## flow/run.sh

```bash
#!/bin/bash
# the make line also repeats each setting of config.mk as NAME=value (left out here)
make -C /OpenROAD-flow-scripts/flow DESIGN_CONFIG=/design/flow/config.mk WORK_HOME=/design/flow/orfs CLKGATE_MAP_FILE= finish
```

## flow/config.mk

```make
export PLATFORM = sky130hd
export DESIGN_NAME = cu_engine
export DESIGN_NICKNAME = cu_engine
export VERILOG_FILES = /design/flow/design.v
export SDC_FILE = /design/flow/constraint.sdc
export NUM_CORES = 4
export LEC_CHECK = 0
export ABC_AREA = 1
export CAP_MARGIN = 20
export CORE_MARGIN = 2
export CORE_UTILIZATION = 72
export CTS_CLUSTER_DIAMETER = 372
export CTS_CLUSTER_SIZE = 100
export PLACE_DENSITY = 0.36
export SETUP_SLACK_MARGIN = 1.22
export SLEW_MARGIN = 20
export TNS_END_PERCENT = 5
```

## flow/constraint.sdc

```tcl
create_clock -name core_clock -period 4.39 [get_ports {clk}]
set_input_delay 0.8780 -clock core_clock [delete_from_list [all_inputs] [get_ports {clk}]]
set_output_delay 0.8780 -clock core_clock [all_outputs]
set_load 0.01 [all_outputs]
```

## flow/design.v

```verilog
module pe (
    input clk, en,
    input      [7:0] a, b,
    output reg [15:0] out
);
    always @(posedge clk) begin
        if (en) begin
            out <= a*b;
        end else begin  
            out <= 0;
        end
    end
endmodule
module cu_engine (
    input  clk, nrst,
    input  [71:0] filter, 
    input  [23:0] data_in,
    input  [ 8:0] pe_en_ctrl,
    output [15:0] pe_out
);
    reg [23:0] dff [0:1];
    wire [143:0] psum;
    pe pe00 (.clk(clk), .en(pe_en_ctrl[0]), .a(data_in[ 7: 0]), .b(filter[ 7: 0]), .out(psum[15: 0]));
    pe pe10 (.clk(clk), .en(pe_en_ctrl[1]), .a(data_in[15: 8]), .b(filter[15: 8]), .out(psum[31:16]));
    pe pe20 (.clk(clk), .en(pe_en_ctrl[2]), .a(data_in[23:16]), .b(filter[23:16]), .out(psum[47:32]));
    pe pe01 (.clk(clk), .en(pe_en_ctrl[3]), .a(dff[0][ 7: 0]), .b(filter[31:24]), .out(psum[63:48]));
    pe pe11 (.clk(clk), .en(pe_en_ctrl[4]), .a(dff[0][15: 8]), .b(filter[39:32]), .out(psum[79:64]));
    pe pe21 (.clk(clk), .en(pe_en_ctrl[5]), .a(dff[0][23:16]), .b(filter[47:40]), .out(psum[95:80]));
    pe pe02 (.clk(clk), .en(pe_en_ctrl[6]), .a(dff[1][ 7: 0]), .b(filter[55:48]), .out(psum[111: 96]));
    pe pe12 (.clk(clk), .en(pe_en_ctrl[7]), .a(dff[1][15: 8]), .b(filter[63:56]), .out(psum[127:112]));
    pe pe22 (.clk(clk), .en(pe_en_ctrl[8]), .a(dff[1][23:16]), .b(filter[71:64]), .out(psum[143:128]));
    always @(posedge clk) begin
        if (!nrst) begin
            dff[0] <= 0;
            dff[1] <= 0;
        end else begin
            dff[0] <= data_in;
            dff[1] <= dff[0]; 
        end
    end
    assign pe_out = psum[15:0] + psum[31:16] + psum[47:32] + psum[63:48] + psum[79:64] + psum[95:80] + psum[111:96] + psum[127:112] + psum[143:128];
endmodule
```

==> impl_metrics.ini, run 1 <==
; synthesis and place-and-route metrics
[pwr]
power_frac_comb_pct = 87.1
pwr_density_cell_nw_per_um2 = 862
maxPowerGroup = combinational cells
powerComb_mw = 26.3
power.internal_mw = 14.2
power_frac_clock_pct = 5.4
power.leakage_nw = 21.8
clock_power_mw = 1.64
swShare_pct = 52.9
p_sw_mw = 16.0
pwr-share-seq_pct = 7.4
vdd_drop_max_mv = 2.23
pg_seq_mw = 2.24

[synthesis]
top_cell = inv_1
ys_sh_aoi_pct = 7.17
async_flop_share_pct = 0
synth_nets = 4708
synth-xor-area-share_pct = 0.799
common_cells = 1252 x inv_1, 833 x nand2_1, 425 x fa_1
ys_ff = 192
avgSynthCellArea_sq_um = 7.43
yosys.area_share.adder_pct = 44.8
ys_seq_share_pct = 13.5
synth-edff-count = 0
synth_top_area_share_pct = 29.9
synth_warnings = 4
ys_cells = 3836
flop_cell = dfxtp_1
synth.cell_area_sq_um = 28500
mux_share_pct = 0
area_leaders = fa_1 30%, inv_1 16%, ha_1 15%
synthCells = 3836
ys_chip_area_sq_um = 28500
synth_cell_types = 30
simple_gate_area_share_pct = 15.2
topCombFamilyByArea = adder cells
top_area_cell = fa_1

[routing]
ant_nets = 0
drc = 0
wire_per_inst_um = 19.3
first_pass_iters = 9
first_iter_violations = 2896
routed_wl_um = 91100
via_per_inst = 5.72
vias = 27000

[setup_path]
critPathTopFamily = adder cells
cp-startpoint = pe01.out[7]
crit_arrival_ps = 4750
rr_startpoint = dff[0][5]
rrSetupSlack_ps = -90
path_cells = inv_1 -> fa_1 -> inv_1 -> fa_1 -> fa_1 -> inv_1 -> fa_1 -> inv_1 -> ha_4 -> nand2_1 -> nor2_2 -> a21oi_1 -> xnor2_1 -> buf_2
required_ps = 3510
crit_type = flop to primary output
slowest_delay_ps = 540
r2r_end = pe01.out[12]
path_depth = 14
cp-endpoint = pe_out[10]
path_buffers = 5
slowest_stage = fa_1
endpoint_kind = primary output
reg2reg_depth = 18
cp_max_fo = 4
cp-start-kind = flop

[placed_design]
place_hpwl_um = 62500
place_area_sq_um = 32700
gp_congestion = 0.935
io_buffers = 122

[floorplanning]
chipArea_sq_um = 41200
core.rowCount = 72
fp_util_pct = 73.4
die-width_um = 203
die_h_um = 203
pin_count = 123
core_sq_um = 38800

[clock_tree]
cts.sinks = 192
cts_buffer_depth = 2
clk_latency_ps = 470
clk_pin_slew_ps = 90
cts_tree = built
cts_buffers = 17
cts.root.buffer_cell = clkbuf_16
cts.htree.levels = 4

[flow_run]
maxCapViolCount = 0
warning_count = 31

[global_route]
grt_overflow = 0
grt_pass1_wl_um = 140000
track_usage_pct = 43.2
grt_pass1_vias = 28900
grt_start_max_net_pins = 49
antenna_found_initial = 7

[min_path]
holdCritPathClass = flop to flop
whs_path_depth = 2
min_from = dff[0][2]
min_to = dff[1][2]

[final_timing]
setup_violations = 29
rsz0062_at_grt = true
finalClockPeriodUsage_pct = 128
fin_crit_ps = 5620
hold_slack_ps = 567
drv_slew = 0
hold_viol = 0
skew_ps = 20.9
max_freq_mhz = 178
worst_pin_slew_ps = 1150
slew_headroom_pct = 23.3
setup_ws_ps = -1230

[final_layout]
final_area_sq_um = 35000
area_delta_synth_final_pct = 22.7
finalCoreUtilization_pct = 90.0
fin_nets = 5056
nFillCells = 1781

[status]
violations = setup timing
status = complete, but fails checks
[metrics by stage]
step,worst slack (ps),std cells,TNS (ps),power [mW]
2_1_floorplan,25.9,3836,0,12.8
3_3_place_gp,-787,4678,-48590,21.2
3_5_place_dp,-811,4678,-57050,21.8
4_1_cts,-785,4713,-8660,25.5
5_1_grt,-1300,4716,-18800,31.3
6_report,-1230,4721,-14320,30.1
[timing repair]
item / in CTS / in global routing
endpoints found under the setup margin: 124 / 124
hold endpoints to repair: 0 / 0
buffers inserted: 3 / 2
gates resized: 710 / 45
hold buffers: 0 / 0
pin swaps: 231 / 29
[per-layer routing]
| metal | global-route usage [%] | part of all wire, % | up-vias | routed length [um] |
|---|---|---|---|---|
| li1 | - | - | 11800 | - |
| met1 | 47.9 | 33 | 12800 | 30000 |
| met2 | 76.2 | 49 | 1785 | 44200 |
| met3 | 8.01 | 10 | 668 | 9060 |
| met4 | 27.9 | 8.6 | 2 | 7860 |
| met5 | 0 | 0.014 | - | 13 |
[area by class of cell]
type | instances | area (sq um) | share of cell area (%)
Multi-Input combinational cell | 2234 | 21200 | 60.7
Inverter | 1252 | 4700 | 13.4
Timing Repair Buffer | 487 | 3910 | 11.2
Sequential cell | 192 | 3860 | 11.0
Tap cell | 518 | 648 | 1.85
Clock buffer | 17 | 425 | 1.22
Clock inverter | 15 | 183 | 0.523
Antenna cell | 6 | 15.0 | 0.0430
==> run 2: changes to the inputs <==
Settings changed: CORE_MARGIN 2 to 9, CORE_UTILIZATION 72 to 40, CTS_CLUSTER_DIAMETER 372 to 275, CTS_CLUSTER_SIZE 100 to default, PLACE_DENSITY 0.36 to default, PLACE_DENSITY_LB_ADDON from default to 0.07, SETUP_SLACK_MARGIN 1.22 to default, SLEW_MARGIN 20 to 10, TNS_END_PERCENT 5 to default.
Clock period 4.39 ns to 6.2 ns, I/O delays scaled along.
==> impl_metrics.ini, run 2 <==
; synthesis and place-and-route metrics
[clock_tree]
cts.htree.levels = 4
clk_pin_slew_ps = 80
cts_buffers = 17
cts_buffer_depth = 2
cts.sinks = 192
clk_latency_ps = 490
cts.root.buffer_cell = clkbuf_16
cts_tree = built

[placed_design]
gp_congestion = 0.852
dp_cells = 4766
io_buffers = 122
place_hpwl_um = 60800

[synthesis]
ys_sh_aoi_pct = 7.17
async_flop_share_pct = 0
ys_ff = 192
ys_cells = 3836
yosys.area_share.adder_pct = 44.8
topCombFamilyByArea = adder cells
common_cells = 1252 x inv_1, 833 x nand2_1, 425 x fa_1
top_cell = inv_1
synth_top_area_share_pct = 29.9
ys_seq_share_pct = 13.5
synth_cell_types = 30
mux_share_pct = 0
synth_warnings = 4
synthCells = 3836
synth-xor-area-share_pct = 0.799
simple_gate_area_share_pct = 15.2
area_leaders = fa_1 30%, inv_1 16%, ha_1 15%
ys_chip_area_sq_um = 28500
synth_nets = 4708
flop_cell = dfxtp_1
synth.cell_area_sq_um = 28500
synth-edff-count = 0
avgSynthCellArea_sq_um = 7.43
top_area_cell = fa_1

[final_timing]
setup_violations = 0
hold_slack_ps = 596
fin_tns_setup_ps = 0
worst_pin_slew_ps = 667
fin_crit_ps = 6020
finalClockPeriodUsage_pct = 97.1
hold_viol = 0
drv_slew = 0
rsz0062_at_grt = false
slew_headroom_pct = 55.5
max_freq_mhz = 166
skew_ps = 15.1

[status]
status = timing/DRC/antenna clean

[setup_path]
path_cells = inv_1 -> fa_1 -> inv_1 -> fa_1 -> fa_1 -> inv_1 -> fa_1 -> inv_1 -> ha_1 -> nand2_1 -> nand2_1 -> a31oi_2 -> nand3_2 -> buf_4 -> a21oi_2 -> xor2_2 -> dlygate4sd2_1
cp_max_fo = 4
slowest_delay_ps = 530
rr_startpoint = dff[1][5]
rrSetupSlack_ps = 2010
r2r_end = pe02.out[12]
cp-startpoint = pe00.out[8]
path_depth = 17
reg2reg_depth = 18
critPathTopFamily = adder cells
crit_arrival_ps = 4780
cp-endpoint = pe_out[13]
cp-start-kind = flop
endpoint_kind = primary output
slowest_stage = fa_1
path_buffers = 6
required_ps = 4960
crit_type = flop to primary output

[final_layout]
instances_no_fill = 4802
fin_nets = 4718
area_delta_synth_final_pct = 9.43

[routing]
routed_wl_um = 70300
via_per_inst = 4.49
first_iter_violations = 974
wire_per_inst_um = 14.6
ant_nets = 0
vias = 21600
first_pass_iters = 5
drc = 0

[min_path]
whs_path_depth = 2
min_from = dff[0][15]
min_to = dff[1][15]
holdCritPathClass = flop to flop

[flow_run]
maxCapViolCount = 0
warning_count = 26

[floorplanning]
chipArea_sq_um = 81200
core_sq_um = 70300
die_h_um = 285
fp_util_pct = 40.5
core.rowCount = 97
pin_count = 123
die-width_um = 285

[pwr]
power.internal_mw = 6.87
maxPowerGroup = combinational cells
pwr-share-seq_pct = 10.7
powerComb_mw = 11.9
swShare_pct = 53.2
power.leakage_nw = 19.9
clock_power_mw = 1.17
pwr_density_cell_nw_per_um2 = 471
power_frac_clock_pct = 8.0
pg_seq_mw = 1.57
vdd_drop_max_mv = 0.943
p_sw_mw = 7.81
power_frac_comb_pct = 81.3

[global_route]
global_route.usage.met1_pct = 24.0
grt_overflow = 0
grt_start_max_net_pins = 49
grt-busiest-layer = met2
antenna_found_initial = 5
grt_pass1_wl_um = 119000
grt_use_met3_pct = 2.09
track_usage_pct = 18.2
grtUsageMet2_pct = 31.6
grt_pass1_vias = 22800
run 2: layer usage:
layer,vias up,part of all wire [%]
met3,47,3.0
met1,10200,47
met2,281,49
met4,2,1.4
li1,11000,-
met5,-,0.018
run 2: per-stage QoR:
step	util (%)	cell area (sq um)	worst slack, ps	power [mW]
2_1_floorplan	-	28500	1300	8.62
3_3_place_gp	43.4	30500	381	13.5
3_5_place_dp	43.4	30500	369	13.5
4_1_cts	44.3	31100	12.4	14.8
5_1_grt	44.4	31200	19.9	16.1
6_report	44.4	31200	180	14.7
run 2: timing repair:
action	4_1_cts	5_1_grt
gates resized	9	8
buffers inserted	1	0
pin swaps	3	1
endpoints found under the setup margin	5	5
hold buffers	0	0
run 2: final cells by class:
cell class,instances,area (sq um)
Fill cell,7283,39100
Inverter,1252,4700
Sequential cell,192,3840
Clock inverter,14,188
Tap cell,940,1180
Clock buffer,18,439
Antenna cell,3,7.51
Timing Repair Buffer,149,1420
Multi-Input combinational cell,2234,19400
==> run 3: changes to the inputs <==
Settings changed: ABC_AREA 1 to default, CORE_MARGIN 9 to 2, CTS_CLUSTER_DIAMETER 275 to default, PLACE_DENSITY_LB_ADDON 0.07 to default, SETUP_SLACK_MARGIN from default to -0.51, SLEW_MARGIN 10 to 20.
Clock period 6.2 ns to 6.07 ns, I/O delays scaled along.
==> impl_metrics.ini, run 3 <==
; synthesis and place-and-route metrics
[status]
status = complete, but fails checks
violations = setup timing

[synthesis]
synth_cell_types = 55
mux_share_pct = 0.229
synth.cell_area_sq_um = 26800
synth_nets = 3725
synth-edff-count = 0
synthCells = 2853
top_area_cell = fa_1
synth-xor-area-share_pct = 2.58
ys_cells = 2853
top_cell = inv_1
flop_cell = dfxtp_1
topCombFamilyByArea = adder cells
area_leaders = fa_1 32%, ha_1 16%, dfxtp_1 14%
ys_sh_aoi_pct = 7.64
avgSynthCellArea_sq_um = 9.40
async_flop_share_pct = 0
yosys.area_share.adder_pct = 47.6
ys_ff = 192
synth_warnings = 4
common_cells = 609 x inv_1, 556 x and2_1, 425 x fa_1
ys_chip_area_sq_um = 26800
synth_top_area_share_pct = 31.7
ys_seq_share_pct = 14.3
simple_gate_area_share_pct = 18.9

[clock_tree]
cts.sinks = 192
cts.root.buffer_cell = clkbuf_16
cts_buffer_depth = 2
cts_buffers = 17
clk_pin_slew_ps = 80
holdBufCountCts = 0
cts.htree.levels = 4
clk_latency_ps = 460
cts_tree = built

[pwr]
power_frac_comb_pct = 80.2
powerComb_mw = 11.1
pwr-share-seq_pct = 11.5
power.leakage_nw = 15.3
maxPowerGroup = combinational cells
pwr_density_cell_nw_per_um2 = 462
pg_seq_mw = 1.60
power_frac_clock_pct = 8.3
power.internal_mw = 7.27
swShare_pct = 47.5
clock_power_mw = 1.15
p_sw_mw = 6.57
vdd_drop_max_mv = 0.903

[global_route]
grt_start_max_net_pins = 49
grt_pass1_vias = 21500
grt_overflow = 0
grt_pass1_wl_um = 106000
track_usage_pct = 19.1
antenna_found_initial = 2

[final_timing]
skew_ps = 15.3
setup_ws_ps = -232
hold_viol = 0
max_freq_mhz = 159
setup_violations = 7
worst_pin_slew_ps = 523
fin_crit_ps = 6300
slew_headroom_pct = 65.1
finalClockPeriodUsage_pct = 104
drv_slew = 0

[floorplanning]
fp_util_pct = 40.6
pin_count = 123
die-width_um = 263
chipArea_sq_um = 69100
core.rowCount = 94
die_h_um = 263
core_sq_um = 66100

[setup_path]
cp-start-kind = flop
cp_max_fo = 2
endpoint_kind = primary output
rrSetupSlack_ps = 1490
slowest_stage = fa_1
path_cells = inv_1 -> fa_1 -> inv_1 -> fa_1 -> fa_1 -> inv_1 -> fa_1 -> inv_1 -> ha_1 -> fa_1 -> a211oi_2 -> o211ai_1 -> a41oi_2 -> o21bai_1 -> a21oi_1 -> xnor2_1 -> dlygate4sd2_1
slowest_delay_ps = 530
crit_type = flop to primary output
path_depth = 17
reg2reg_depth = 15
rr_startpoint = dff[0][13]
crit_arrival_ps = 5090
required_ps = 4860
r2r_end = pe11.out[14]
critPathTopFamily = adder cells
cp_common_cell = fa_1
cp-endpoint = pe_out[14]
cp-startpoint = pe00.out[2]
path_buffers = 5

[min_path]
whs_path_depth = 1
min_from = dff[0][6]
holdCritPathClass = flop to flop
min_to = dff[1][6]

[routing]
first_iter_violations = 663
antennaDiodeCount = 0
ant_nets = 0
drc = 0
wire_per_inst_um = 15.9
routed_wl_um = 61700
vias = 19100
via_per_inst = 4.90
first_pass_iters = 5

[placed_design]
gp_congestion = 0.902
place_ws_ps = -180
io_buffers = 122
place_hpwl_um = 53500

[final_layout]
multiInputGateArea_sq_um = 20600
finalCoreUtilization_pct = 45.3
seq_area_sq_um = 3840
area_delta_synth_final_pct = 11.7
fin_nets = 3889
nFillCells = 6346

[flow_run]
maxCapViolCount = 0
warning_count = 26
-- run 3: layout make-up --
cell class / count / share of cell area, %
Timing Repair Buffer: 156 / 4.93
Multi-Input combinational cell: 2036 / 68.9
Tap cell: 864 / 3.61
Sequential cell: 192 / 12.8
Clock buffer: 18 / 1.43
Clock inverter: 14 / 0.572
Inverter: 614 / 7.69
-- run 3: what timing repair did --
item                                    in CTS  in global routing
setup buffers                                0                  0
pin swaps                                    0                  0
endpoints found under the setup margin       2                  4
gates resized                                2                  4
-- run 3: stage by stage --
step	setup TNS (ps)	area (sq um)	hold WS [ps]	total power, mW	instances
final	-998	30000	599	13.8	3894
after global routing	-3520	30000	613	15.2	3894
after CTS	-2250	29900	604	13.9	3894
after detailed placement	-200	29300	605	12.8	3862
after global placement	-256	29300	602	12.6	3862
after floorplan	0	26800	510	8.33	2853
-- run 3: per-layer routing --
| layer | vias to the layer above | part of all wire [%] | global-route usage [%] |
|---|---|---|---|
| li1 | 9150 | - | - |
| met1 | 9611 | 43 | 23.2 |
| met2 | 234 | 52 | 35.3 |
| met3 | 76 | 2.7 | 1.94 |
| met4 | 4 | 2.6 | 6.04 |
| met5 | - | 0.039 | 0 |
==> run 4: changes to the inputs <==
Settings changed: ABC_AREA from default to 1, CORE_UTILIZATION 40 to 72, SETUP_SLACK_MARGIN -0.51 to default.
Clock period 6.07 ns to 7.95 ns, I/O delays scaled along.
==> impl_metrics.ini, run 4 <==
; synthesis and place-and-route metrics
[setup_path]
cp-startpoint = pe00.out[10]
critPathTopFamily = adder cells
rrSetupSlack_ps = 3690
slowest_delay_ps = 570
r2r_end = pe01.out[13]
crit_type = flop to primary output
cp-start-kind = flop
endpoint_kind = primary output
cp-endpoint = pe_out[13]
path_depth = 15
cp_max_fo = 5
path_cells = inv_1 -> fa_1 -> inv_1 -> fa_1 -> fa_1 -> inv_1 -> fa_1 -> inv_1 -> ha_1 -> a21o_1 -> a31oi_1 -> nand3_1 -> a21oi_2 -> xor2_1 -> clkdlybuf4s50_1
crit_arrival_ps = 4980
required_ps = 6360
slowest_stage = clkdlybuf4s50_1
reg2reg_depth = 17
path_buffers = 5
rr_startpoint = dff[0][5]

[floorplanning]
die_h_um = 203
die-width_um = 203
pin_count = 123
fp_util_pct = 73.4
chipArea_sq_um = 41200
core_sq_um = 38800
core.rowCount = 72

[pwr]
swShare_pct = 51.0
power.leakage_nw = 19.8
maxPowerGroup = combinational cells
pwr_density_cell_nw_per_um2 = 366
pwr-share-seq_pct = 11.1
pg_seq_mw = 1.24
powerComb_mw = 8.95
vdd_drop_max_mv = 0.884
p_sw_mw = 5.67
clock_power_mw = 0.933
power_frac_comb_pct = 80.5
power.internal_mw = 5.45
power_frac_clock_pct = 8.4
p_total_mw = 11.1

[synthesis]
synth-xor-area-share_pct = 0.799
synth_nets = 4708
ys_chip_area_sq_um = 28500
ys_ff = 192
ys_sh_aoi_pct = 7.17
area_leaders = fa_1 30%, inv_1 16%, ha_1 15%
synth_cell_types = 30
top_area_cell = fa_1
synthCells = 3836
ys_seq_share_pct = 13.5
yosys.area_share.adder_pct = 44.8
ys_cells = 3836
async_flop_share_pct = 0
common_cells = 1252 x inv_1, 833 x nand2_1, 425 x fa_1
synth.cell_area_sq_um = 28500
synth-edff-count = 0
flop_cell = dfxtp_1
synth_warnings = 4
mux_share_pct = 0
simple_gate_area_share_pct = 15.2
top_cell = inv_1
synth_top_area_share_pct = 29.9
topCombFamilyByArea = adder cells
avgSynthCellArea_sq_um = 7.43

[routing]
first_iter_violations = 1605
vias = 22900
drc = 0
routed_wl_um = 66500
first_pass_iters = 5
ant_nets = 0
via_per_inst = 5.26
wire_per_inst_um = 15.3

[clock_tree]
cts_tree = built
clk_pin_slew_ps = 80
clk_latency_ps = 460
cts.root.buffer_cell = clkbuf_16
post_cts_resized = 0
holdBufCountCts = 0
cts_setup_buffers = 0
cts_buffer_depth = 2
cts_buffers = 17
cts.sinks = 192
cts.htree.levels = 4

[global_route]
grt_pass1_vias = 24000
antenna_found_initial = 0
track_usage_pct = 34.5
grt_start_max_net_pins = 49
grt_pass1_wl_um = 114000
grt_overflow = 0

[final_timing]
worst_pin_slew_ps = 1090
max_freq_mhz = 152
skew_ps = 14.4
finalClockPeriodUsage_pct = 82.6
fin_tns_setup_ps = 0
slew_headroom_pct = 27.3
drv_slew = 0
rsz0062_at_grt = false
hold_viol = 0
setup_violations = 0
fin_crit_ps = 6570
hold_slack_ps = 590

[min_path]
whs_path_depth = 2
holdCritPathClass = flop to flop
min_to = dff[1][1]
min_from = dff[0][1]

[placed_design]
gp_congestion = 0.955
place_area_sq_um = 29800
io_buffers = 122
place_hpwl_um = 55700

[final_layout]
final_area_sq_um = 30400
fin_nets = 4691
area_delta_synth_final_pct = 6.72

[status]
status = timing/DRC/antenna clean

[flow_run]
warning_count = 28
maxCapViolCount = 0
[run 4: area by class of cell]
class                           count  area (sq um)
Multi-Input combinational cell   2234         19300
Inverter                         1252          4700
Timing Repair Buffer              122          1220
Antenna cell                        2          5.00
Fill cell                        2867          8420
Clock buffer                       17           425
Sequential cell                   192          3840
Tap cell                          518           648
Clock inverter                     15           218
[run 4: layer usage]
layer / routed length (um) / GRT usage, % / vias to the layer above
met2: 32900 / 59.5 / 751
met5: 0 / 0 / -
met4: 2700 / 14.5 / 0
li1: - / - / 11000
met1: 27300 / 44.3 / 11000
met3: 3660 / 3.63 / 151
[run 4: stage by stage]
| step | cells | utilization, % | setup slack [ps] |
|---|---|---|---|
| 6_report | 4352 | 78.3 | 1380 |
| 5_1_grt | 4350 | 78.3 | 1220 |
| 3_5_place_dp | 4318 | 76.6 | 1870 |
| 3_3_place_gp | 4318 | 76.6 | 1930 |
| 2_1_floorplan | 3836 | - | 2700 |
| 4_1_cts | 4350 | 78.3 | 1360 |
==> run 5: changes to the inputs <==
Settings changed: ABC_AREA 1 to default, CORE_UTILIZATION 72 to 10.
Clock period 7.95 ns to 9.46 ns, I/O delays scaled along.
==> impl_metrics.ini, run 5 <==
; synthesis and place-and-route metrics
[status]
status = timing/DRC/antenna clean

[setup_path]
cp-endpoint = pe_out[14]
crit_arrival_ps = 5850
cp_common_cell = fa_1
cp-startpoint = pe00.out[2]
path_cells = inv_1 -> fa_1 -> inv_1 -> fa_1 -> fa_1 -> inv_1 -> fa_1 -> inv_1 -> ha_1 -> fa_1 -> a211oi_1 -> o211ai_1 -> a41oi_1 -> o21bai_1 -> a21oi_1 -> xnor2_1 -> clkdlybuf4s50_1
rr_startpoint = dff[1][18]
slowest_stage = clkdlybuf4s50_1
cp-start-kind = flop
endpoint_kind = primary output
required_ps = 7570
reg2reg_depth = 12
slowest_delay_ps = 640
crit_type = flop to primary output
rrSetupSlack_ps = 4800
r2r_end = pe22.out[15]
critPathTopFamily = adder cells
path_depth = 17
path_buffers = 5
cp_max_fo = 3

[floorplanning]
fp_util_pct = 10.0
die-width_um = 522
core_sq_um = 267000
core.rowCount = 190
chipArea_sq_um = 272000
die_h_um = 522
pin_count = 123

[synthesis]
async_flop_share_pct = 0
synth-edff-count = 0
area_leaders = fa_1 32%, ha_1 16%, dfxtp_1 14%
synth-xor-area-share_pct = 2.58
ys_seq_share_pct = 14.3
common_cells = 609 x inv_1, 556 x and2_1, 425 x fa_1
ys_sh_aoi_pct = 7.64
avgSynthCellArea_sq_um = 9.40
flop_cell = dfxtp_1
simple_gate_area_share_pct = 18.9
synth_warnings = 4
synth_cell_types = 55
synth_top_area_share_pct = 31.7
topCombFamilyByArea = adder cells
mux_share_pct = 0.229
synth.cell_area_sq_um = 26800
top_area_cell = fa_1
top_cell = inv_1
synth_nets = 3725
ys_chip_area_sq_um = 26800
yosys.area_share.adder_pct = 47.6
ys_cells = 2853
ys_ff = 192
synthCells = 2853

[final_timing]
skew_ps = 13.7
drv_slew = 0
max_freq_mhz = 129
fin_tns_setup_ps = 0
slew_headroom_pct = 36.9
fin_crit_ps = 7740
setup_ws_ps = 1720
rsz0062_at_grt = false
worst_pin_slew_ps = 922
hold_viol = 0
finalClockPeriodUsage_pct = 81.8
setup_violations = 0

[final_layout]
fin_nets = 3855
area_delta_synth_final_pct = 23.1

[global_route]
antenna_found_initial = 87
grt_pass1_vias = 20800
grt_overflow = 0
grt_pass1_wl_um = 122000
grt_start_max_net_pins = 49
track_usage_pct = 5.91

[clock_tree]
post_cts_resized = 0
clk_latency_ps = 480
holdBufCountCts = 0
cts_buffers = 17
cts_setup_buffers = 0
cts_tree = built
cts.sinks = 192
cts.root.buffer_cell = clkbuf_16
clk_pin_slew_ps = 70
cts_buffer_depth = 2
cts.htree.levels = 4

[placed_design]
gp_congestion = 0.816
io_buffers = 122
place_hpwl_um = 69400
place_ws_ps = 2150

[routing]
wl_met1_um = 34000
first_iter_violations = 869
highest_layer = met5
dr_wl_met3_um = 5840
ant_nets = 0
drc = 0
first_pass_iters = 4
vias = 19500
met2_length_um = 34700
routed_wl_um = 78300
wire_per_inst_um = 11.9
via_per_inst = 2.97

[pwr]
power.leakage_nw = 15.1
pwr_density_cell_nw_per_um2 = 291
vdd_drop_max_mv = 0.757
power.internal_mw = 4.56
power_frac_comb_pct = 82.2
maxPowerGroup = combinational cells
pg_seq_mw = 1.02
p_sw_mw = 5.03
clock_power_mw = 0.694
pwr-share-seq_pct = 10.6
power_frac_clock_pct = 7.2
swShare_pct = 52.4
powerComb_mw = 7.88

[flow_run]
maxCapViolCount = 0
warning_count = 26

[min_path]
holdCritPathClass = flop to flop
min_to = dff[1][7]
whs_path_depth = 1
min_from = dff[0][7]
run 5: area by class of cell:
type	count	area [sq um]
Multi-Input combinational cell	2036	20600
Fill cell	30600	234000
Antenna cell	11	27.5
Clock inverter	11	98.8
Inverter	614	2300
Clock buffer	20	447
Sequential cell	192	3840
Tap cell	3552	4440
Timing Repair Buffer	122	1220
run 5: through the flow:
step	power, mW	std cells	hold WS (ps)	utilization (%)	area, sq um
finish	9.59	6558	633	12.4	33000
global route	10.6	6554	665	12.3	33000
CTS	9.86	6547	636	12.3	33000
detailed placement	9.12	6516	621	12.1	32400
global placement	9.01	6516	601	12.1	32400
floorplan	5.34	2853	510	-	26800
run 5: per-layer routing:
layer	global-route usage (%)	vias up
met1	7.34	9734
met4	2.59	62
met2	9.17	407
li1	-	9125
met5	0	-
met3	2.04	180
==> run 6: changes to the inputs <==
Settings changed: CORE_UTILIZATION 10 to 52.
Clock period 9.46 ns to 6.41 ns, I/O delays scaled along.
==> impl_metrics.ini, run 6 <==
; synthesis and place-and-route metrics
[clock_tree]
cts.htree.levels = 4
cts_buffer_depth = 2
cts_tree = built
holdBufCountCts = 0
clk_latency_ps = 480
cts.root.buffer_cell = clkbuf_16
clk_pin_slew_ps = 80
cts.sinks = 192
cts_buffers = 17

[final_timing]
max_freq_mhz = 161
fin_crit_ps = 6220
setup_violations = 0
hold_slack_ps = 606
finalClockPeriodUsage_pct = 97.0
slew_headroom_pct = 62.9
drv_slew = 0
hold_viol = 0
skew_ps = 13.1
worst_pin_slew_ps = 552

[min_path]
whs_path_depth = 1
min_to = dff[1][15]
holdCritPathClass = flop to flop
min_from = dff[0][15]

[synthesis]
synth_warnings = 4
topCombFamilyByArea = adder cells
common_cells = 609 x inv_1, 556 x and2_1, 425 x fa_1
avgSynthCellArea_sq_um = 9.40
top_cell = inv_1
synth_top_area_share_pct = 31.7
synth.cell_area_sq_um = 26800
simple_gate_area_share_pct = 18.9
yosys.area_share.adder_pct = 47.6
synth-edff-count = 0
synthCells = 2853
top_area_cell = fa_1
ys_sh_aoi_pct = 7.64
area_leaders = fa_1 32%, ha_1 16%, dfxtp_1 14%
synth_nets = 3725
ys_seq_share_pct = 14.3
async_flop_share_pct = 0
ys_cells = 2853
synth-xor-area-share_pct = 2.58
ys_chip_area_sq_um = 26800
ys_ff = 192
flop_cell = dfxtp_1
synth_cell_types = 55
mux_share_pct = 0.229

[placed_design]
place_hpwl_um = 51700
io_buffers = 122
dp_cells = 3656
gp_congestion = 0.844

[floorplanning]
core.rowCount = 83
fp_util_pct = 52.5
core_sq_um = 51100
pin_count = 123
chipArea_sq_um = 53400
die-width_um = 231
die_h_um = 231

[setup_path]
crit_type = flop to primary output
cp_max_fo = 3
crit_arrival_ps = 4940
path_cells = fa_1 -> fa_1 -> fa_1 -> inv_1 -> fa_1 -> inv_1 -> ha_2 -> fa_1 -> a211oi_2 -> o211ai_1 -> a41oi_2 -> o21bai_1 -> a21oi_2 -> xnor2_1 -> buf_2
cp_common_cell = fa_1
rrSetupSlack_ps = 1880
r2r_end = pe21.out[14]
cp-endpoint = pe_out[14]
critPathTopFamily = adder cells
required_ps = 5130
path_depth = 15
reg2reg_depth = 15
path_buffers = 3
rr_startpoint = dff[0][21]
cp-startpoint = pe02.out[2]
slowest_delay_ps = 570
slowest_stage = fa_1
endpoint_kind = primary output
cp-start-kind = flop

[final_layout]
area_delta_synth_final_pct = 10.5
instances_no_fill = 3691
fin_nets = 3868

[pwr]
power.internal_mw = 6.71
vdd_drop_max_mv = 0.918
power_frac_comb_pct = 79.3
swShare_pct = 47.5
clock_power_mw = 1.13
powerComb_mw = 10.2
maxPowerGroup = combinational cells
power_frac_clock_pct = 8.8
pwr-share-seq_pct = 11.9
pwr_density_cell_nw_per_um2 = 432
p_sw_mw = 6.09
power.leakage_nw = 15.3
pg_seq_mw = 1.52

[global_route]
track_usage_pct = 24.6
grt_pass1_wl_um = 103000
grt_start_max_net_pins = 49
grt_pass1_vias = 20800
antenna_found_initial = 2
grt_overflow = 0

[flow_run]
warning_count = 27
maxCapViolCount = 0

[status]
status = timing/DRC/antenna clean

[routing]
routed_wl_um = 60400
drc = 0
vias = 18900
first_pass_iters = 5
first_iter_violations = 681
wire_per_inst_um = 16.4
ant_nets = 0
via_per_inst = 5.13
run 6: final cells by class:
type                    instances  area [sq um]
repair buffers                135          1320
fillers                      4672         21500
inverters                     614          2300
diodes                          2          5.00
clock inverters                15           209
multi-input cells            2036         20700
well taps                     680           851
clock buffers                  17           425
flip-flops and latches        192          3840
run 6: metrics by stage:
| stage | cell area (sq um) | setup slack, ps | total power, mW | setup TNS (ps) | utilization, % |
|---|---|---|---|---|---|
| floorplan | 26800 | 948 | 7.88 | 0 | - |
| global placement | 28900 | 103 | 11.6 | 0 | 56.6 |
| detailed placement | 28900 | 81.3 | 11.7 | 0 | 56.6 |
| CTS | 29600 | -3.40 | 13.0 | -3.40 | 57.9 |
| global route | 29600 | -20.7 | 14.2 | -20.7 | 58.0 |
| finish | 29600 | 192 | 12.8 | 0 | 58.0 |
run 6: per-layer routing:
metal	vias to the layer above	share of wire [%]	track usage, %
li1	9123	-	-
met1	9530	44	30.8
met2	234	50	43.4
met3	51	3.4	4.12
met4	0	2.2	7.24
met5	-	0	0
run 6: what timing repair did:
action | CTS | global route
setup buffers | 0 | 1
resized | 10 | 11
endpoints found under the setup margin | 6 | 7
gates cloned | 0 | 0
pin swaps | 4 | 5
==> run 7: changes to the inputs <==
Settings changed: CORE_UTILIZATION 52 to 70, CTS_CLUSTER_DIAMETER from default to 142, CTS_CLUSTER_SIZE from default to 36.
Clock period 6.41 ns to 5.08 ns, I/O delays scaled along.
==> impl_metrics.ini, run 7 <==
; synthesis and place-and-route metrics
[status]
status = complete, but fails checks
violations = setup timing

[setup_path]
cp-startpoint = pe02.out[2]
r2r_end = pe11.out[15]
cp_common_cell = fa_1
rr_startpoint = dff[0][13]
required_ps = 4060
path_depth = 15
crit_arrival_ps = 4680
slowest_delay_ps = 570
cp-endpoint = pe_out[14]
cp_max_fo = 2
critPathTopFamily = adder cells
path_cells = fa_1 -> fa_1 -> fa_1 -> inv_1 -> fa_1 -> inv_2 -> ha_4 -> fa_2 -> a211oi_2 -> o211ai_1 -> a41oi_2 -> o21bai_1 -> a21oi_1 -> xnor2_1 -> buf_2
path_buffers = 3
reg2reg_depth = 16
crit_type = flop to primary output
rrSetupSlack_ps = 610
slowest_stage = fa_1
endpoint_kind = primary output
cp-start-kind = flop

[synthesis]
top_cell = inv_1
synth-edff-count = 0
flop_cell = dfxtp_1
avgSynthCellArea_sq_um = 9.40
yosys.area_share.adder_pct = 47.6
top_area_cell = fa_1
synth_top_area_share_pct = 31.7
ys_sh_aoi_pct = 7.64
simple_gate_area_share_pct = 18.9
async_flop_share_pct = 0
synth.cell_area_sq_um = 26800
ys_seq_share_pct = 14.3
common_cells = 609 x inv_1, 556 x and2_1, 425 x fa_1
mux_share_pct = 0.229
synth-xor-area-share_pct = 2.58
ys_chip_area_sq_um = 26800
ys_cells = 2853
ys_ff = 192
synth_cell_types = 55
topCombFamilyByArea = adder cells
synth_warnings = 4
area_leaders = fa_1 32%, ha_1 16%, dfxtp_1 14%
synth_nets = 3725
synthCells = 2853

[clock_tree]
cts.htree.levels = 4
cts.sinks = 192
clk_pin_slew_ps = 80
cts_tree = built
cts_buffers = 17
clk_latency_ps = 460
cts.root.buffer_cell = clkbuf_16
cts_buffer_depth = 2
holdBufCountCts = 0

[pwr]
power.leakage_nw = 16.8
pwr-share-seq_pct = 9.9
vdd_drop_max_mv = 1.61
pwr_density_cell_nw_per_um2 = 613
p_sw_mw = 9.19
swShare_pct = 47.2
powerComb_mw = 16.1
clock_power_mw = 1.42
maxPowerGroup = combinational cells
power.internal_mw = 10.3
pg_seq_mw = 1.92
power_frac_clock_pct = 7.3
power_frac_comb_pct = 82.9

[flow_run]
warning_count = 30
maxCapViolCount = 0

[routing]
first_pass_iters = 7
via_per_inst = 5.49
vias = 20700
first_iter_violations = 987
routed_wl_um = 64200
ant_nets = 0
drc = 0
wire_per_inst_um = 17.0

[placed_design]
io_buffers = 122
place_area_sq_um = 30600
place_hpwl_um = 53100
gp_congestion = 1.03

[final_timing]
max_freq_mhz = 176
hold_viol = 0
drv_slew = 0
setup_violations = 11
hold_slack_ps = 612
setup_ws_ps = -614
slew_headroom_pct = 59.1
finalClockPeriodUsage_pct = 112
fin_tns_setup_ps = -4110
fin_crit_ps = 5690
worst_pin_slew_ps = 608
skew_ps = 8.83
rsz0062_at_grt = true

[final_layout]
fin_nets = 4126
final_area_sq_um = 31700
nFillCells = 2341
multiInputGateArea_sq_um = 21000
area_delta_synth_final_pct = 18.3
seq_area_sq_um = 3850

[global_route]
grt_start_max_net_pins = 49
grt_pass1_vias = 22800
grt_pass1_wl_um = 107000
antenna_found_initial = 3
track_usage_pct = 34.2
grt_overflow = 0

[floorplanning]
fp_util_pct = 71.2
core_sq_um = 37700
pin_count = 123
die-width_um = 200
chipArea_sq_um = 39900
core.rowCount = 71
die_h_um = 200

[min_path]
holdCritPathClass = flop to flop
min_to = dff[1][0]
whs_path_depth = 1
min_from = dff[0][0]
-- run 7: metal layers --
metal / track usage [%] / wire length [um] / vias up
met5: 0 / 0 / -
met4: 19.1 / 3640 / 0
met3: 5.05 / 2870 / 205
met2: 59.3 / 32400 / 549
met1: 41.1 / 25300 / 10300
li1: - / - / 9655
-- run 7: area by class of cell --
cell class	instances	area share [%]
inverters	614	7.26
flip-flops and latches	192	12.1
multi-input cells	2036	66.2
clock inverters	15	0.623
well taps	511	2.02
clock buffers	17	1.34
repair buffers	393	10.4
diodes	3	0.0237
-- run 7: stage by stage --
stage          std cells  worst slack [ps]  util (%)  total power [mW]
2_1_floorplan       2853              37.8         -              10.1
3_3_place_gp        3739              -708      81.3              16.2
3_5_place_dp        3739              -716      81.3              16.7
4_1_cts             3774              -610      83.2              18.1
5_1_grt             3780              -736      84.2              21.2
6_report            3781              -614      84.2              19.5
-- run 7: what timing repair did --
action / 4_1_cts / 5_1_grt
setup buffers: 4 / 7
endpoints found under the setup margin: 22 / 45
pin swaps: 28 / 29
resized: 86 / 90
==> run 8: changes to the inputs <==
Settings changed: CORE_ASPECT_RATIO from default to 0.53, CTS_CLUSTER_DIAMETER 142 to 202, CTS_CLUSTER_SIZE 36 to 41, MAX_ROUTING_LAYER from default to met4, PLACE_DENSITY from default to 0.66, SETUP_SLACK_MARGIN from default to 0.4.
Clock period 5.08 ns to 3.37 ns, I/O delays scaled along.
==> impl_metrics.ini, run 8 <==
; yosys + openroad results
[status]
status = did not finish
failing_step = global routing (5_1_grt)
stop_error = [ERROR GRT-0232] Routing congestion too high. Check the congestion heatmap in the GUI.

[synthesis]
ys_cells = 2853
synth.cell_area_sq_um = 26800
top_area_cell = fa_1
synth-xor-area-share_pct = 2.58
synth_cell_types = 55
synth_nets = 3725
synthCells = 2853
synth-edff-count = 0
ys_sh_aoi_pct = 7.64
topCombFamilyByArea = adder cells
yosys.area_share.adder_pct = 47.6
mux_share_pct = 0.229
ys_seq_share_pct = 14.3
ys_chip_area_sq_um = 26800
avgSynthCellArea_sq_um = 9.40
flop_cell = dfxtp_1
synth_warnings = 4
common_cells = 609 x inv_1, 556 x and2_1, 425 x fa_1
top_cell = inv_1
simple_gate_area_share_pct = 18.9
synth_top_area_share_pct = 31.7
ys_ff = 192
async_flop_share_pct = 0
area_leaders = fa_1 32%, ha_1 16%, dfxtp_1 14%

[floorplanning]
die-width_um = 273
chipArea_sq_um = 40000
core.rowCount = 52
die_h_um = 146
pin_count = 123
fp_util_pct = 70.7
core_sq_um = 37900

[placed_design]
place_hpwl_um = 65400
dp_cells = 3932
place_area_sq_um = 33000
io_buffers = 122
place_ws_ps = -2140
gp_congestion = 0.984

[clock_tree]
cts.root.buffer_cell = clkbuf_16
holdBufCountCts = 0
cts.htree.levels = 4
cts_buffers = 17
cts.sinks = 192
cts_buffer_depth = 2

[global_route]
grt_overflow = 2878
track_usage_pct = 98.7
==> run 8: layer usage <==
metal,global-route usage [%],overflow
met3,72.1,27
met4,107,481
met5,-,-
met1,87.6,29
met2,128,2341
==> run 8: timing repair <==
| item | in CTS |
|---|---|
| setup buffers | 67 |
| endpoints found under the setup margin | 126 |
| pin swaps | 314 |
| gates resized | 909 |
==> run 9: changes to the inputs <==
Settings changed: CAP_MARGIN 20 to 40, CELL_PAD_IN_SITES_GLOBAL_PLACEMENT from default to 0, CORE_ASPECT_RATIO 0.53 to default, CORE_UTILIZATION 70 to 51, CTS_CLUSTER_DIAMETER 202 to default, CTS_CLUSTER_SIZE 41 to default, MAX_ROUTING_LAYER met4 to default, PLACE_DENSITY 0.66 to 0.42, SETUP_SLACK_MARGIN 0.4 to default.
Clock period 3.37 ns to 6.9 ns, I/O delays scaled along.
==> impl_metrics.ini, run 9 <==
; synthesis and place-and-route metrics
[status]
status = timing/DRC/antenna clean

[floorplanning]
chipArea_sq_um = 54400
pin_count = 123
core.rowCount = 84
die_h_um = 233
core_sq_um = 52200
die-width_um = 233
fp_util_pct = 51.3

[final_timing]
drv_slew = 0
max_freq_mhz = 151
slew_headroom_pct = 41.3
fin_tns_setup_ps = 0
worst_pin_slew_ps = 858
fin_crit_ps = 6620
rsz0062_at_grt = false
hold_slack_ps = 612
skew_ps = 13.6
setup_violations = 0
hold_viol = 0
finalClockPeriodUsage_pct = 96.0

[pwr]
power.leakage_nw = 15.2
powerComb_mw = 9.35
clock_power_mw = 1.00
power_frac_comb_pct = 79.5
power_frac_clock_pct = 8.5
vdd_drop_max_mv = 1.06
pg_seq_mw = 1.41
pwr-share-seq_pct = 12.0
pwr_density_cell_nw_per_um2 = 399
p_total_mw = 11.8
p_sw_mw = 5.55
swShare_pct = 47.2
power.internal_mw = 6.21
maxPowerGroup = combinational cells

[synthesis]
mux_share_pct = 0.229
top_cell = inv_1
area_leaders = fa_1 32%, ha_1 16%, dfxtp_1 14%
ys_seq_share_pct = 14.3
synth-edff-count = 0
synthCells = 2853
common_cells = 609 x inv_1, 556 x and2_1, 425 x fa_1
ys_sh_aoi_pct = 7.64
top_area_cell = fa_1
synth_cell_types = 55
synth_top_area_share_pct = 31.7
ys_chip_area_sq_um = 26800
synth_nets = 3725
topCombFamilyByArea = adder cells
synth_warnings = 4
synth-xor-area-share_pct = 2.58
async_flop_share_pct = 0
ys_cells = 2853
simple_gate_area_share_pct = 18.9
avgSynthCellArea_sq_um = 9.40
ys_ff = 192
yosys.area_share.adder_pct = 47.6
synth.cell_area_sq_um = 26800
flop_cell = dfxtp_1

[clock_tree]
cts_buffers = 17
cts.sinks = 192
clk_latency_ps = 480
cts_setup_buffers = 0
cts.root.buffer_cell = clkbuf_16
cts_tree = built
clk_pin_slew_ps = 80
cts.htree.levels = 4
cts_buffer_depth = 2

[setup_path]
required_ps = 5520
endpoint_kind = primary output
cp_max_fo = 3
critPathTopFamily = adder cells
cp-start-kind = flop
path_depth = 16
r2r_end = pe11.out[14]
cp-startpoint = pe00.out[3]
path_cells = inv_1 -> fa_1 -> inv_1 -> fa_1 -> fa_1 -> inv_1 -> fa_1 -> inv_1 -> ha_1 -> a211oi_1 -> o21ai_1 -> o221a_2 -> o22ai_1 -> o21ai_1 -> xnor2_1 -> clkdlybuf4s50_1
path_buffers = 5
rr_startpoint = dff[0][13]
reg2reg_depth = 15
rrSetupSlack_ps = 2310
slowest_stage = clkdlybuf4s50_1
slowest_delay_ps = 580
crit_type = flop to primary output
cp-endpoint = pe_out[15]
crit_arrival_ps = 5240

[final_layout]
nFillCells = 4817
area_delta_synth_final_pct = 9.96
fin_nets = 3859
instances_no_fill = 3687

[routing]
ant_nets = 0
vias = 19000
via_per_inst = 5.15
antennaDiodeCount = 0
first_pass_iters = 4
wire_per_inst_um = 16.6
drc = 0
first_iter_violations = 662
routed_wl_um = 61000

[placed_design]
io_buffers = 122
place_hpwl_um = 52100
gp_congestion = 0.898
dp_cells = 3655

[flow_run]
warning_count = 28
maxCapViolCount = 0

[min_path]
whs_path_depth = 1
min_to = dff[1][13]
min_from = dff[0][13]
holdCritPathClass = flop to flop

[global_route]
grt_pass1_wl_um = 104000
track_usage_pct = 24.6
antenna_found_initial = 0
grt_pass1_vias = 20900
grt_start_max_net_pins = 49
grt_overflow = 0
==> run 9: what timing repair did <==
action / in CTS / in global routing
resized: 3 / 0
setup endpoints to repair: 1 / 0
hold buffers: 0 / 0
==> run 9: final cells by class <==
class / instances / area, sq um / area share (%)
clock buffers: 19 / 453 / 1.54
clock inverters: 12 / 140 / 0.475
inverters: 614 / 2300 / 7.82
multi-input cells: 2036 / 20600 / 70.0
flip-flops and latches: 192 / 3840 / 13.0
well taps: 688 / 861 / 2.92
repair buffers: 126 / 1250 / 4.23
==> run 9: metrics by stage <==
stage / cell area [sq um] / setup WS [ps] / utilization, %
4_1_cts: 29500 / 168 / 56.4
5_1_grt: 29500 / 2.36 / 56.4
6_report: 29500 / 275 / 56.4
3_3_place_gp: 28900 / 413 / 55.3
3_5_place_dp: 28900 / 383 / 55.3
2_1_floorplan: 26800 / 1340 / -
==> run 9: per-layer routing <==
layer | part of all wire, % | wire length (um) | vias up | global-route usage, %
li1 | - | - | 9110 | -
met1 | 45 | 27600 | 9615 | 32.1
met2 | 50 | 30500 | 207 | 42.9
met3 | 2.6 | 1570 | 57 | 3.04
met4 | 2.1 | 1300 | 0 | 6.63
met5 | 0 | 0 | - | 0
==> run 10: changes to the inputs <==
Settings changed: CAP_MARGIN 40 to 20, CELL_PAD_IN_SITES_DETAIL_PLACEMENT from default to 0, CORE_ASPECT_RATIO from default to 0.91, CORE_UTILIZATION 51 to 70, CTS_CLUSTER_DIAMETER from default to 43, CTS_CLUSTER_SIZE from default to 37, GPL_ROUTABILITY_DRIVEN from default to 1, GPL_TIMING_DRIVEN from default to 1, MAX_ROUTING_LAYER from default to met5, MIN_ROUTING_LAYER from default to met1, PLACE_DENSITY 0.42 to default, SETUP_SLACK_MARGIN from default to 0.84.
Clock period 6.9 ns to 5.32 ns, I/O delays scaled along.
==> impl_metrics.ini, run 10 <==
; synthesis and place-and-route metrics
[synthesis]
ys_cells = 2853
area_leaders = fa_1 32%, ha_1 16%, dfxtp_1 14%
flop_cell = dfxtp_1
synth_warnings = 4
yosys.area_share.adder_pct = 47.6
ys_sh_aoi_pct = 7.64
synth_nets = 3725
topCombFamilyByArea = adder cells
synthCells = 2853
simple_gate_area_share_pct = 18.9
ys_seq_share_pct = 14.3
synth_cell_types = 55
common_cells = 609 x inv_1, 556 x and2_1, 425 x fa_1
synth-edff-count = 0
mux_share_pct = 0.229
top_area_cell = fa_1
synth.cell_area_sq_um = 26800
synth_top_area_share_pct = 31.7
ys_ff = 192
synth-xor-area-share_pct = 2.58
ys_chip_area_sq_um = 26800
top_cell = inv_1
async_flop_share_pct = 0
avgSynthCellArea_sq_um = 9.40

[setup_path]
cp-endpoint = pe_out[14]
endpoint_kind = primary output
cp_max_fo = 2
required_ps = 4260
reg2reg_depth = 14
cp_common_cell = fa_1
cp-startpoint = pe02.out[2]
critPathTopFamily = adder cells
rrSetupSlack_ps = 830
crit_arrival_ps = 4710
path_depth = 15
path_buffers = 3
slowest_delay_ps = 570
rr_startpoint = dff[0][19]
crit_type = flop to primary output
slowest_stage = fa_1
r2r_end = pe21.out[14]
path_cells = fa_1 -> fa_1 -> fa_1 -> inv_1 -> fa_1 -> inv_2 -> ha_4 -> fa_2 -> a211oi_2 -> o211ai_1 -> a41oi_2 -> o21bai_1 -> a21oi_1 -> xnor2_1 -> buf_2
cp-start-kind = flop

[status]
status = complete, but fails checks
violations = setup timing

[min_path]
min_to = dff[1][7]
min_from = dff[0][7]
whs_path_depth = 1
holdCritPathClass = flop to flop

[routing]
wire_per_inst_um = 18.1
first_pass_iters = 5
first_iter_violations = 1134
routed_wl_um = 67400
vias = 20800
drc = 0
via_per_inst = 5.60
ant_nets = 0

[final_timing]
max_freq_mhz = 173
fin_tns_setup_ps = -2410
finalClockPeriodUsage_pct = 109
setup_violations = 9
drv_slew = 0
skew_ps = 9.54
rsz0062_at_grt = true
setup_ws_ps = -457
worst_pin_slew_ps = 531
hold_viol = 0
fin_crit_ps = 5780
slew_headroom_pct = 64.3

[clock_tree]
clk_latency_ps = 460
cts_buffers = 17
cts_tree = built
cts.root.buffer_cell = clkbuf_16
cts_buffer_depth = 2
cts.htree.levels = 4
holdBufCountCts = 0
clk_pin_slew_ps = 80
cts.sinks = 192

[placed_design]
io_buffers = 122
place_hpwl_um = 53100
gp_congestion = 0.955

[flow_run]
maxCapViolCount = 0
warning_count = 31

[pwr]
power_frac_comb_pct = 84.3
powerComb_mw = 16.5
pg_seq_mw = 1.83
power_frac_clock_pct = 6.4
p_sw_mw = 9.19
swShare_pct = 46.9
power.internal_mw = 10.4
vdd_drop_max_mv = 1.56
pwr_density_cell_nw_per_um2 = 605
maxPowerGroup = combinational cells
clock_power_mw = 1.25
p_total_mw = 19.6
pwr-share-seq_pct = 9.3
power.leakage_nw = 16.8

[floorplanning]
core_sq_um = 37900
die_h_um = 191
pin_count = 123
fp_util_pct = 70.8
core.rowCount = 68
chipArea_sq_um = 39900
die-width_um = 209

[global_route]
antenna_found_initial = 3
grt_overflow = 0
grt_pass1_vias = 22500
grt_pass1_wl_um = 108000
grt_start_max_net_pins = 49
track_usage_pct = 34.3

[final_layout]
area_delta_synth_final_pct = 20.9
fin_nets = 4083
## run 10: final cells by class
cell class / count / area (sq um)
fillers: 2076 / 5440
clock buffers: 18 / 439
repair buffers: 350 / 3020
clock inverters: 14 / 119
multi-input cells: 2036 / 22100
diodes: 2 / 5.00
inverters: 614 / 2300
flip-flops and latches: 192 / 3850
well taps: 490 / 613
## run 10: stage by stage
step | instance area [sq um] | std cells | hold WS, ps | utilization (%) | worst slack [ps]
2_1_floorplan | 27200 | 2853 | 510 | - | 450
3_3_place_gp | 30400 | 3634 | 592 | 80.3 | -303
6_report | 32400 | 3716 | 614 | 85.6 | -457
3_5_place_dp | 30400 | 3634 | 592 | 80.3 | -355
4_1_cts | 31500 | 3688 | 605 | 83.2 | -501
5_1_grt | 32400 | 3715 | 646 | 85.6 | -571
## run 10: what timing repair did
item	in CTS	in global routing
setup buffers	22	26
gates resized	502	265
setup endpoints to repair	89	72
pin swaps	146	157
## run 10: metal layers
metal | part of all wire (%) | up-vias | global-route usage, %
li1 | - | 9566 | -
met1 | 40 | 10500 | 41.7
met2 | 51 | 610 | 60.6
met3 | 4.6 | 183 | 4.84
met4 | 4.8 | 2 | 16.3
met5 | 0.019 | - | 0
==> run 11: changes to the inputs <==
Settings changed: ABC_AREA from default to 1, CELL_PAD_IN_SITES_DETAIL_PLACEMENT 0 to default, CELL_PAD_IN_SITES_GLOBAL_PLACEMENT 0 to default, CORE_ASPECT_RATIO 0.91 to default, CORE_UTILIZATION 70 to 72, CTS_CLUSTER_DIAMETER 43 to 385, CTS_CLUSTER_SIZE 37 to 96, GPL_ROUTABILITY_DRIVEN 1 to default, GPL_TIMING_DRIVEN 1 to default, MAX_ROUTING_LAYER met5 to default, MIN_ROUTING_LAYER met1 to default, PLACE_DENSITY from default to 0.36, SETUP_SLACK_MARGIN 0.84 to default.
Clock period 5.32 ns to 6.8 ns, I/O delays scaled along.
==> impl_metrics.ini, run 11 <==
; synthesis and place-and-route metrics
[status]
status = timing/DRC/antenna clean

[synthesis]
ys_cells = 3836
avgSynthCellArea_sq_um = 7.43
top_area_cell = fa_1
top_cell = inv_1
simple_gate_area_share_pct = 15.2
ys_ff = 192
synth_warnings = 4
ys_sh_aoi_pct = 7.17
async_flop_share_pct = 0
ys_chip_area_sq_um = 28500
yosys.area_share.adder_pct = 44.8
topCombFamilyByArea = adder cells
common_cells = 1252 x inv_1, 833 x nand2_1, 425 x fa_1
flop_cell = dfxtp_1
synth-xor-area-share_pct = 0.799
mux_share_pct = 0
synth-edff-count = 0
synth_nets = 4708
synth_cell_types = 30
synthCells = 3836
synth_top_area_share_pct = 29.9
synth.cell_area_sq_um = 28500
area_leaders = fa_1 30%, inv_1 16%, ha_1 15%
ys_seq_share_pct = 13.5

[global_route]
track_usage_pct = 34.0
grt_pass1_vias = 24100
grt_overflow = 0
antenna_found_initial = 1
grt_start_max_net_pins = 49
grt_pass1_wl_um = 112000

[final_timing]
fin_tns_setup_ps = 0
worst_pin_slew_ps = 1040
setup_ws_ps = 407
finalClockPeriodUsage_pct = 94.0
fin_crit_ps = 6390
drv_slew = 0
skew_ps = 14.4
setup_violations = 0
rsz0062_at_grt = false
hold_viol = 0
slew_headroom_pct = 30.4
max_freq_mhz = 156

[flow_run]
warning_count = 28
maxCapViolCount = 0

[clock_tree]
cts_tree = built
cts_setup_buffers = 0
post_cts_resized = 0
clk_pin_slew_ps = 80
cts_buffers = 17
cts_buffer_depth = 2
cts.htree.levels = 4
cts.sinks = 192
clk_latency_ps = 470
holdBufCountCts = 0
cts.root.buffer_cell = clkbuf_16

[routing]
ant_nets = 0
via_per_inst = 5.26
wire_per_inst_um = 15.0
first_pass_iters = 6
drc = 0
vias = 22900
antennaDiodeCount = 0
first_iter_violations = 1640
routed_wl_um = 65400

[final_layout]
instances_no_fill = 4349
fin_nets = 4691
area_delta_synth_final_pct = 6.39

[setup_path]
rrSetupSlack_ps = 2610
rr_startpoint = dff[0][13]
crit_type = flop to primary output
r2r_end = pe11.out[15]
cp-start-kind = flop
cp-startpoint = pe00.out[10]
reg2reg_depth = 17
critPathTopFamily = adder cells
slowest_stage = clkdlybuf4s50_1
path_depth = 15
path_cells = inv_1 -> fa_1 -> inv_1 -> fa_1 -> fa_1 -> inv_1 -> fa_1 -> inv_1 -> ha_1 -> a21o_1 -> a31oi_1 -> nand3_1 -> a21oi_2 -> xor2_1 -> clkdlybuf4s50_1
required_ps = 5440
path_buffers = 5
slowest_delay_ps = 580
cp_max_fo = 5
cp-endpoint = pe_out[13]
crit_arrival_ps = 5030
endpoint_kind = primary output

[pwr]
p_total_mw = 12.8
pwr-share-seq_pct = 11.3
power_frac_clock_pct = 7.7
swShare_pct = 51.0
powerComb_mw = 10.4
clock_power_mw = 0.981
maxPowerGroup = combinational cells
power.leakage_nw = 19.7
power_frac_comb_pct = 81.1
power.internal_mw = 6.27
p_sw_mw = 6.53
pwr_density_cell_nw_per_um2 = 422
pg_seq_mw = 1.44
vdd_drop_max_mv = 0.983

[min_path]
min_to = dff[1][1]
whs_path_depth = 2
holdCritPathClass = flop to flop
min_from = dff[0][1]

[floorplanning]
die-width_um = 203
chipArea_sq_um = 41200
die_h_um = 203
fp_util_pct = 73.4
core_sq_um = 38800
pin_count = 123
core.rowCount = 72

[placed_design]
place_ws_ps = 936
place_hpwl_um = 55400
dp_cells = 4318
io_buffers = 122
gp_congestion = 0.956
run 11: stage by stage:
step | hold WS (ps) | util, % | instance area, sq um
2_1_floorplan | 576 | - | 28500
3_3_place_gp | 576 | 76.6 | 29800
3_5_place_dp | 582 | 76.6 | 29800
4_1_cts | 597 | 78.1 | 30300
5_1_grt | 613 | 78.1 | 30300
6_report | 597 | 78.1 | 30300
run 11: final cells by class:
| class | instances | area, sq um |
|---|---|---|
| clock buffers | 18 | 439 |
| well taps | 518 | 648 |
| multi-input cells | 2234 | 19300 |
| fillers | 2878 | 8520 |
| flip-flops and latches | 192 | 3840 |
| inverters | 1252 | 4700 |
| repair buffers | 122 | 1220 |
| clock inverters | 13 | 115 |
run 11: routing by layer:
| metal | share of wire (%) | track usage (%) | vias to the layer above |
|---|---|---|---|
| met2 | 49 | 58.5 | 839 |
| met3 | 7.0 | 4.14 | 140 |
| met4 | 3.9 | 14.6 | 2 |
| met1 | 40 | 43.3 | 10900 |
| li1 | - | - | 11000 |
| met5 | 0.017 | 0 | - |
==> run 12: changes to the inputs <==
Settings changed: ABC_AREA 1 to default, CORE_MARGIN 2 to 7, CORE_UTILIZATION 72 to 66, CTS_CLUSTER_DIAMETER 385 to 148, CTS_CLUSTER_SIZE 96 to 98, PLACE_DENSITY 0.36 to default, PLACE_DENSITY_LB_ADDON from default to 0.3, TNS_END_PERCENT from default to 35.
Clock period 6.8 ns to 6.2 ns, I/O delays scaled along.
==> impl_metrics.ini, run 12 <==
; synthesis and place-and-route metrics
[final_timing]
rsz0062_at_grt = true
worst_pin_slew_ps = 502
fin_crit_ps = 6150
setup_violations = 0
skew_ps = 12.2
max_freq_mhz = 163
finalClockPeriodUsage_pct = 99.2
setup_ws_ps = 50.7
slew_headroom_pct = 66.2
hold_viol = 0
hold_slack_ps = 622
drv_slew = 0

[flow_run]
maxCapViolCount = 0
warning_count = 28

[floorplanning]
pin_count = 123
core.rowCount = 73
die-width_um = 216
die_h_um = 216
fp_util_pct = 67.2
core_sq_um = 39900
chipArea_sq_um = 46500

[synthesis]
flop_cell = dfxtp_1
mux_share_pct = 0.229
top_area_cell = fa_1
ys_sh_aoi_pct = 7.64
avgSynthCellArea_sq_um = 9.40
simple_gate_area_share_pct = 18.9
ys_seq_share_pct = 14.3
synth_top_area_share_pct = 31.7
synth-edff-count = 0
synth_warnings = 4
top_cell = inv_1
synth-xor-area-share_pct = 2.58
ys_chip_area_sq_um = 26800
ys_ff = 192
ys_cells = 2853
area_leaders = fa_1 32%, ha_1 16%, dfxtp_1 14%
common_cells = 609 x inv_1, 556 x and2_1, 425 x fa_1
synth.cell_area_sq_um = 26800
synthCells = 2853
topCombFamilyByArea = adder cells
synth_nets = 3725
synth_cell_types = 55
yosys.area_share.adder_pct = 47.6
async_flop_share_pct = 0

[routing]
routed_wl_um = 60500
drc = 0
vias = 19700
first_iter_violations = 974
ant_nets = 0
first_pass_iters = 7
via_per_inst = 5.58
wire_per_inst_um = 17.1

[global_route]
antenna_found_initial = 1
grt_overflow = 0
track_usage_pct = 27.1
grt_start_max_net_pins = 49
grt_pass1_vias = 22000
grt_pass1_wl_um = 104000

[final_layout]
fin_nets = 3873
finalCoreUtilization_pct = 73.7
area_delta_synth_final_pct = 9.73
instances_no_fill = 3541

[pwr]
p_sw_mw = 6.65
pwr-share-seq_pct = 11.8
powerComb_mw = 10.6
swShare_pct = 49.9
maxPowerGroup = combinational cells
power.leakage_nw = 15.2
pg_seq_mw = 1.57
power_frac_comb_pct = 79.8
vdd_drop_max_mv = 1.15
pwr_density_cell_nw_per_um2 = 453
power.internal_mw = 6.68
clock_power_mw = 1.13
power_frac_clock_pct = 8.5
p_total_mw = 13.3

[setup_path]
path_buffers = 5
cp-start-kind = flop
rrSetupSlack_ps = 1580
critPathTopFamily = adder cells
rr_startpoint = dff[0][13]
endpoint_kind = primary output
slowest_delay_ps = 590
cp-startpoint = pe00.out[4]
slowest_stage = clkdlybuf4s50_1
cp-endpoint = pe_out[9]
reg2reg_depth = 15
path_cells = inv_1 -> fa_1 -> inv_1 -> fa_1 -> fa_1 -> inv_1 -> fa_1 -> inv_1 -> ha_1 -> o211ai_1 -> o21ai_2 -> o221a_2 -> a21oi_1 -> clkdlybuf4s50_1
crit_arrival_ps = 4910
r2r_end = pe11.out[14]
path_depth = 14
required_ps = 4960
cp_max_fo = 5
crit_type = flop to primary output

[placed_design]
dp_cells = 3506
gp_congestion = 0.937
place_ws_ps = -45.2
io_buffers = 122
place_hpwl_um = 50900

[clock_tree]
cts_tree = built
cts.sinks = 192
cts.htree.levels = 4
clk_pin_slew_ps = 80
holdBufCountCts = 0
clk_latency_ps = 460
cts.root.buffer_cell = clkbuf_16
cts_buffers = 17
cts_buffer_depth = 2

[status]
status = timing/DRC/antenna clean

[min_path]
min_to = dff[1][2]
min_from = dff[0][2]
holdCritPathClass = flop to flop
whs_path_depth = 1
[run 12: layout make-up]
type | count | area (sq um)
Tap cell | 525 | 657
Inverter | 614 | 2300
Clock inverter | 15 | 181
Fill cell | 2877 | 10500
Multi-Input combinational cell | 2036 | 20700
Antenna cell | 2 | 5.00
Timing Repair Buffer | 140 | 1340
Sequential cell | 192 | 3840
Clock buffer | 17 | 425
[run 12: metal layers]
metal	wire length, um	part of all wire, %	track usage, %
met5	0	0	0
met2	30700	51	47.8
met3	2870	4.7	4.00
met1	24100	40	32.4
met4	2820	4.7	12.7
[run 12: timing repair]
item | 4_1_cts | 5_1_grt
resized | 15 | 9
endpoints found under the setup margin | 9 | 7
setup buffers | 0 | 1
pin swaps | 2 | 6
[run 12: stage by stage]
step	setup TNS (ps)	area (sq um)
floorplan	0	26800
global placement	0	28800
detailed placement	-45.2	28800
CTS	-125	29400
global route	-118	29400
finish	0	29400
No activity file was given, so power comes from the tool's default toggle rates.
